==> inputs of tundra <==
// top
module top(input clk, rst, ball_speed, serve_type, angle, bat_size, restart, start, en_color, auto, hard_mode, input[3:0] mode, max_score, input[8:0] adc, output sel, size, output sound, output [9:0] RED, GRN, BLU, output HSYNC, VSYNC, px_clk, blank);
==> flow/config.mk <==
export PLATFORM = sky130hd
export DESIGN_NAME = top
export DESIGN_NICKNAME = top
export VERILOG_FILES = /design/flow/design.v
export SDC_FILE = /design/flow/constraint.sdc
export NUM_CORES = 4
export LEC_CHECK = 0
export ABC_AREA = 1
export CAP_MARGIN = 25
export CORE_MARGIN = 2
export CORE_UTILIZATION = 72
export CTS_CLUSTER_DIAMETER = 371
export CTS_CLUSTER_SIZE = 47
export PLACE_DENSITY = 0.35
export SETUP_SLACK_MARGIN = 0.74
export SLEW_MARGIN = 5
export TNS_END_PERCENT = 5
==> flow/constraint.sdc <==
create_clock -name core_clock -period 2.5 [get_ports {clk}]
set_input_delay 0.5000 -clock core_clock [delete_from_list [all_inputs] [get_ports {clk}]]
set_output_delay 0.5000 -clock core_clock [all_outputs]
set_load 0.01 [all_outputs]
run.sh (not shown) runs the stock make flow with config.mk's settings and CLKGATE_MAP_FILE=.
==> inputs of onyx, as changes to tundra <==
- CAP_MARGIN: 25 -> 20
- CORE_ASPECT_RATIO: default -> 0.56
- CORE_UTILIZATION: 72 -> 56
- CTS_CLUSTER_DIAMETER: 371 -> default
- CTS_CLUSTER_SIZE: 47 -> default
- HOLD_SLACK_MARGIN: default -> 0.16
- PLACE_DENSITY: 0.35 -> 0.6
- SETUP_SLACK_MARGIN: 0.74 -> default
- TNS_END_PERCENT: 5 -> 25
==> flow/constraint.sdc (replaced) <==
create_clock -name core_clock -period 7.07 [get_ports {clk}]
set_input_delay 1.4140 -clock core_clock [delete_from_list [all_inputs] [get_ports {clk}]]
set_output_delay 1.4140 -clock core_clock [all_outputs]
set_load 0.01 [all_outputs]
==> inputs of raven, as changes to tundra <==
- ABC_AREA: 1 -> 0
- CORE_UTILIZATION: 72 -> 61
- CTS_CLUSTER_DIAMETER: 371 -> default
- CTS_CLUSTER_SIZE: 47 -> default
- PLACE_DENSITY: 0.35 -> default
- SETUP_SLACK_MARGIN: 0.74 -> -0.34
- SLEW_MARGIN: 5 -> 20
- TNS_END_PERCENT: 5 -> 35
==> flow/constraint.sdc (replaced) <==
create_clock -name core_clock -period 5.56 [get_ports {clk}]
set_input_delay 1.1120 -clock core_clock [delete_from_list [all_inputs] [get_ports {clk}]]
set_output_delay 1.1120 -clock core_clock [all_outputs]
set_load 0.01 [all_outputs]
==> inputs of juniper, as changes to tundra <==
- CAP_MARGIN: 25 -> 20
- CORE_UTILIZATION: 72 -> 61
- CTS_CLUSTER_DIAMETER: 371 -> default
- CTS_CLUSTER_SIZE: 47 -> 98
- PLACE_DENSITY: 0.35 -> 0.6
- SETUP_SLACK_MARGIN: 0.74 -> default
- SLEW_MARGIN: 5 -> 20
- TNS_END_PERCENT: 5 -> default
==> flow/constraint.sdc (replaced) <==
create_clock -name core_clock -period 14.0 [get_ports {clk}]
set_input_delay 2.8000 -clock core_clock [delete_from_list [all_inputs] [get_ports {clk}]]
set_output_delay 2.8000 -clock core_clock [all_outputs]
set_load 0.01 [all_outputs]
==> comparison table <==
Run status: raven complete, but fails checks; juniper complete, no violations; tundra stopped before the end; onyx complete, no violations
Last stage reached: raven -; juniper -; tundra detailed placement; onyx -
Reasons for failing layout checks: raven negative setup slack; juniper -; tundra -; onyx -
Share of the core filled with cells in the final layout: raven 0.696; juniper 0.645; tundra -; onyx 0.635
Number of filler cells placed in the layout: raven 6923; juniper 7462; tundra -; onyx 7641
Sw Pwr: raven 2150 uW; juniper 870 uW; tundra -; onyx 1900 uW
P_int: raven 3600 uW; juniper 1320 uW; tundra -; onyx 2560 uW
Num CTS Buffers: raven 24; juniper 24; tundra -; onyx 21
Total negative setup slack: raven -232 ps; juniper 0 ps; tundra -; onyx 0 ps
Number of resized instances in the post-cts repair step: raven 0; juniper 0; tundra -; onyx 0
Post-Synth Simple-Gate Area: raven 0.239; juniper 0.281; tundra 0.281; onyx 0.281
Setup slack after layout: raven -232 ps; juniper 5680 ps; tundra -; onyx 274 ps
Arrival time at the worst endpoint: raven 6270 ps; juniper 8770 ps; tundra -; onyx 7260 ps
ANT nets after route: raven 0; juniper 0; tundra -; onyx 0
Final-stage net count: raven 8251; juniper 8357; tundra -; onyx 8650
Latest clock arrival within the worst-skew pair: raven 560 ps; juniper 570 ps; tundra -; onyx 580 ps
Pins Over Slew Limit: raven 0; juniper 0; tundra -; onyx 0
Buffering stage count on the worst path with inverters included: raven 5; juniper 2; tundra -; onyx 11
WP data required: raven 6030 ps; juniper 14450 ps; tundra -; onyx 7540 ps
Number of flip-flops and latches: raven 205; juniper 205; tundra -; onyx 205
Width of the die: raven 294 microns; juniper 282 microns; tundra 260 microns; onyx 392 microns

* * *

==> run a: inputs <==
top again, from the RTL that the note above started with.
==> flow/design.v (excerpt) <==
module top(input clk, rst, ball_speed, serve_type, angle, bat_size, restart, start, en_color, auto, hard_mode, input[3:0] mode, max_score, input[8:0] adc, output sel, size, output sound, output [9:0] RED, GRN, BLU, output HSYNC, VSYNC, px_clk, blank);
    wire [9:0] x, y, p1_y, p2_y, bx, by;
    reg [9:0] p2_y_ff;
    wire px_data_out;
    wire [29:0] px_data_in;
    wire [4:0] score1, score2;
    wire p1_win, p2_win, turn, start_state, hit, wall, goal;
    wire p2p, p2m, xh, yh;
    wire [1:0] game_mode;
    reg[1:0] mode_in, score_in;
    wire [9:0] ap2_y, pp2_y;
    assign blank = 1'b1;
    assign size = bat_size;
    assign p2_y = p2_y_ff;
    always @(posedge clk) begin
        if(auto) p2_y_ff <= ap2_y;
        else p2_y_ff <= pp2_y;
    end
    always @(posedge clk or posedge rst) begin
        if(rst) begin
            mode_in <= 2'b00;
            score_in <= 2'b00;
        end else begin
        if(mode[0]) mode_in <= 2'b00;
        if(mode[1]) mode_in <= 2'b01;
        if(mode[2]) mode_in <= 2'b10;
        if(mode[3]) mode_in <= 2'b11;
        if(max_score[0]) score_in <= 2'b00;
        if(max_score[1]) score_in <= 2'b01;
        if(max_score[2]) score_in <= 2'b10;
        if(max_score[3]) score_in <= 2'b11;
        end
    end
    paddle_controller pctrl(clk, rst, p2p, p2m, bat_size, ap2_y);
    heading_detect heading_detect(clk, rst, bx, by, xh, yh);
    auto_player auto_player(clk, rst, auto, turn, hit, wall, start_state, hard_mode, xh, yh, game_mode, bx, by, ap2_y, p2p, p2m);
    adc_reader adc_reader(clk, rst, adc, sel, p1_y, pp2_y);
    clk_divider clk_divider(clk, rst, px_clk);
    sound_output sound_output(clk, rst, hit, wall, goal, sound);
    game_controller game_controller(clk, rst, p1_y, p2_y, mode_in, score_in, ball_speed, serve_type, angle, bat_size, restart, start, p1_win, p2_win, turn, start_state, hit, wall, goal, game_mode, score1, score2, bx, by);
    video_encoder video_encoder(clk, rst, bat_size, p1_win, p2_win, turn, start_state, game_mode, score1, score2, p1_y, p2_y, bx, by, x, y, px_data_out);
  ...
clock: 2.5 ns
lec_check: 0
abc_area: 1
cap_margin: 25
core_margin: 2
core_utilization: 72
cts_cluster_diameter: 371
cts_cluster_size: 47
place_density_lb_addon: 0.06
setup_slack_margin: 0.74
slew_margin: 0
tns_end_percent: 5
==> inputs of run b, as changes to run a <==
ABC_AREA = unset   (was 1)
CAP_MARGIN = 20   (was 25)
CORE_UTILIZATION = 64   (was 72)
CTS_CLUSTER_DIAMETER = unset   (was 371)
CTS_CLUSTER_SIZE = unset   (was 47)
PLACE_DENSITY_LB_ADDON = unset   (was 0.06)
SETUP_SLACK_MARGIN = 2.07   (was 0.74)
SLEW_MARGIN = 20   (was 0)
TNS_END_PERCENT = unset   (was 5)
==> flow/constraint.sdc (replaced) <==
create_clock -name core_clock -period 7.5 [get_ports {clk}]
set_input_delay 1.5000 -clock core_clock [delete_from_list [all_inputs] [get_ports {clk}]]
set_output_delay 1.5000 -clock core_clock [all_outputs]
set_load 0.01 [all_outputs]
==> results.sh <==
# flow metrics
export IMPL_outcome="stopped before the end"
export IMPL_lastStage="detailed placement"
export IMPL_error_line="[ERROR DPL-0033] detailed placement checks failed during check placement."
export IMPL_die_h_um=260
export IMPL_fa_ha_area_frac=0.234
export IMPL_chip_area_um2=67700
export IMPL_synthDistinctLibCells=87
export IMPL_ys_cells=7446
export IMPL_fp_row_count=93
export IMPL_synthSimpleGateAreaFrac=0.281
export IMPL_top_cells_by_area="ha_1, nand2_1, inv_1"
export IMPL_ys_sh_aoi=0.205
export IMPL_top_area_frac=0.229
export IMPL_ys_seq_share=0.109
export IMPL_fp_util=0.730
export IMPL_gp_congestion=1.24
export IMPL_yosys_area_um2=47300
export IMPL_syn_area_per_cell_um2=6.35
export IMPL_synthCells=7446
the above is filed under run a

==> results.sh <==
# implementation run metrics
export IMPL_outcome="no timing/DRC/antenna violations"
export IMPL_syn_area_per_cell_um2=7.43
export IMPL_top_cells_by_area="ha_1, dfrtp_1, o21ai_0"
export IMPL_chip_area_um2=82500
export IMPL_ys_seq_share=0.0998
export IMPL_die_h_um=287
export IMPL_top_area_frac=0.211
export IMPL_fp_util=0.648
export IMPL_gp_congestion=1.12
export IMPL_synthDistinctLibCells=123
the above is filed under run b


* * *

==> willow <==
top again, from the RTL that the note above started with.
==> flow/design.v (excerpt) <==
module top(input clk, rst, ball_speed, serve_type, angle, bat_size, restart, start, en_color, auto, hard_mode, input[3:0] mode, max_score, input[8:0] adc, output sel, size, output sound, output [9:0] RED, GRN, BLU, output HSYNC, VSYNC, px_clk, blank);
    wire [9:0] x, y, p1_y, p2_y, bx, by;
    reg [9:0] p2_y_ff;
    wire px_data_out;
    wire [29:0] px_data_in;
    wire [4:0] score1, score2;
    wire p1_win, p2_win, turn, start_state, hit, wall, goal;
    wire p2p, p2m, xh, yh;
    wire [1:0] game_mode;
    reg[1:0] mode_in, score_in;
    wire [9:0] ap2_y, pp2_y;
    assign blank = 1'b1;
    assign size = bat_size;
    assign p2_y = p2_y_ff;
    always @(posedge clk) begin
        if(auto) p2_y_ff <= ap2_y;
        else p2_y_ff <= pp2_y;
    end
    always @(posedge clk or posedge rst) begin
        if(rst) begin
            mode_in <= 2'b00;
            score_in <= 2'b00;
        end else begin
        if(mode[0]) mode_in <= 2'b00;
        if(mode[1]) mode_in <= 2'b01;
        if(mode[2]) mode_in <= 2'b10;
        if(mode[3]) mode_in <= 2'b11;
        if(max_score[0]) score_in <= 2'b00;
        if(max_score[1]) score_in <= 2'b01;
        if(max_score[2]) score_in <= 2'b10;
        if(max_score[3]) score_in <= 2'b11;
        end
    end
    paddle_controller pctrl(clk, rst, p2p, p2m, bat_size, ap2_y);
    heading_detect heading_detect(clk, rst, bx, by, xh, yh);
    auto_player auto_player(clk, rst, auto, turn, hit, wall, start_state, hard_mode, xh, yh, game_mode, bx, by, ap2_y, p2p, p2m);
    adc_reader adc_reader(clk, rst, adc, sel, p1_y, pp2_y);
    clk_divider clk_divider(clk, rst, px_clk);
    sound_output sound_output(clk, rst, hit, wall, goal, sound);
    game_controller game_controller(clk, rst, p1_y, p2_y, mode_in, score_in, ball_speed, serve_type, angle, bat_size, restart, start, p1_win, p2_win, turn, start_state, hit, wall, goal, game_mode, score1, score2, bx, by);
  ...
clock: 13.3 ns
lec_check: 0
abc_area: 1
cap_margin: 5
cell_pad_in_sites_detail_placement: 0
cell_pad_in_sites_global_placement: 2
core_margin: 2
core_utilization: 22
cts_cluster_size: 70
gpl_timing_driven: 0
hold_slack_margin: 0.19
max_routing_layer: met5
place_density_lb_addon: 0.05
setup_slack_margin: 1.23
slew_margin: 35
tns_end_percent: 20
==> inputs of sierra, as changes to willow <==
CAP_MARGIN = 20   (was 5)
CELL_PAD_IN_SITES_DETAIL_PLACEMENT = unset   (was 0)
CELL_PAD_IN_SITES_GLOBAL_PLACEMENT = unset   (was 2)
CORE_UTILIZATION = 72   (was 22)
CTS_CLUSTER_SIZE = 100   (was 70)
GPL_TIMING_DRIVEN = unset   (was 0)
HOLD_SLACK_MARGIN = unset   (was 0.19)
MAX_ROUTING_LAYER = unset   (was met5)
PLACE_DENSITY = 0.6   (was unset)
PLACE_DENSITY_LB_ADDON = unset   (was 0.05)
SETUP_SLACK_MARGIN = unset   (was 1.23)
SLEW_MARGIN = 20   (was 35)
TNS_END_PERCENT = 10   (was 20)
==> flow/constraint.sdc (replaced) <==
create_clock -name core_clock -period 4.95 [get_ports {clk}]
set_input_delay 0.9900 -clock core_clock [delete_from_list [all_inputs] [get_ports {clk}]]
set_output_delay 0.9900 -clock core_clock [all_outputs]
set_load 0.01 [all_outputs]
==> inputs of maple, as changes to willow <==
CAP_MARGIN = 40   (was 5)
CELL_PAD_IN_SITES_DETAIL_PLACEMENT = unset   (was 0)
CORE_ASPECT_RATIO = 1.63   (was unset)
CORE_MARGIN = 7   (was 2)
CORE_UTILIZATION = 56   (was 22)
CTS_CLUSTER_SIZE = unset   (was 70)
GPL_ROUTABILITY_DRIVEN = 1   (was unset)
GPL_TIMING_DRIVEN = unset   (was 0)
HOLD_SLACK_MARGIN = unset   (was 0.19)
PLACE_DENSITY_LB_ADDON = 0.03   (was 0.05)
SETUP_SLACK_MARGIN = unset   (was 1.23)
SLEW_MARGIN = 20   (was 35)
TNS_END_PERCENT = unset   (was 20)
==> flow/constraint.sdc (replaced) <==
create_clock -name core_clock -period 7.78 [get_ports {clk}]
set_input_delay 1.5560 -clock core_clock [delete_from_list [all_inputs] [get_ports {clk}]]
set_output_delay 1.5560 -clock core_clock [all_outputs]
set_load 0.01 [all_outputs]
==> inputs of cedar, as changes to willow <==
CAP_MARGIN = 0   (was 5)
CELL_PAD_IN_SITES_DETAIL_PLACEMENT = unset   (was 0)
CELL_PAD_IN_SITES_GLOBAL_PLACEMENT = unset   (was 2)
CORE_UTILIZATION = 67   (was 22)
CTS_CLUSTER_DIAMETER = 209   (was unset)
CTS_CLUSTER_SIZE = unset   (was 70)
GPL_TIMING_DRIVEN = unset   (was 0)
HOLD_SLACK_MARGIN = unset   (was 0.19)
MAX_ROUTING_LAYER = unset   (was met5)
PLACE_DENSITY_LB_ADDON = unset   (was 0.05)
SETUP_SLACK_MARGIN = -0.41   (was 1.23)
SLEW_MARGIN = 15   (was 35)
TNS_END_PERCENT = 35   (was 20)
==> flow/constraint.sdc (replaced) <==
create_clock -name core_clock -period 5.43 [get_ports {clk}]
set_input_delay 1.0860 -clock core_clock [delete_from_list [all_inputs] [get_ports {clk}]]
set_output_delay 1.0860 -clock core_clock [all_outputs]
set_load 0.01 [all_outputs]
==> notes <==
- Synthesized cell count is the same in willow and cedar.
- sierra did not get past global routing. maple aborted during global placement without I/O, error FLW-0024. cedar finished but failed the layout checks on setup timing. willow went through all stages and came out clean.
- Routed wire length: cedar is lower than willow (about 14%).
- Between willow and cedar, the lower setup slack is in cedar (gap 4.4 ns).
- Sequential power: willow is lower than cedar (59%).
- Between willow and cedar, the lower hold slack is in willow (gap 0.0021 ns).
==> figures <==
| metric | cedar | willow | sierra | maple |
|---|---|---|---|---|
| Result of the run | failed layout checks | no timing/DRC/antenna violations | stopped before the end | stopped before the end |
| Last stage reached | - | - | global routing | global placement without I/O |
| Reasons for failing layout checks | setup timing | - | - | - |
| OpenROAD warning count | 452 | 444 | - | - |
| Final sum of negative setup slack | -2.49 ns | 0 ns | - | - |
| Combinational fraction of design power | 0.390 | 0.355 | - | - |
| Power in combinational cells | 2.32 mW | 0.883 mW | - | - |
| Final Worst Setup Slack | -1.11 ns | 3.24 ns | - | - |
| CP most frequent cell | sky130_fd_sc_hd__nand2_1 | sky130_fd_sc_hd__nand2_1 | - | - |
| Clk network pwr share | 0.293 | 0.333 | - | - |
| Worst-path cell with the longest stage delay | sky130_fd_sc_hd__dfrtp_2 | sky130_fd_sc_hd__nor2_1 | - | - |
| Cell-internal power | 3.59 mW | 1.49 mW | - | - |
| Combined area of the multi-input logic cells | 38200 um2 | 37100 um2 | - | - |
| Total of clock buffers placed in the layout | 30 | 42 | - | - |
Power and IR drop assume default switching activity.
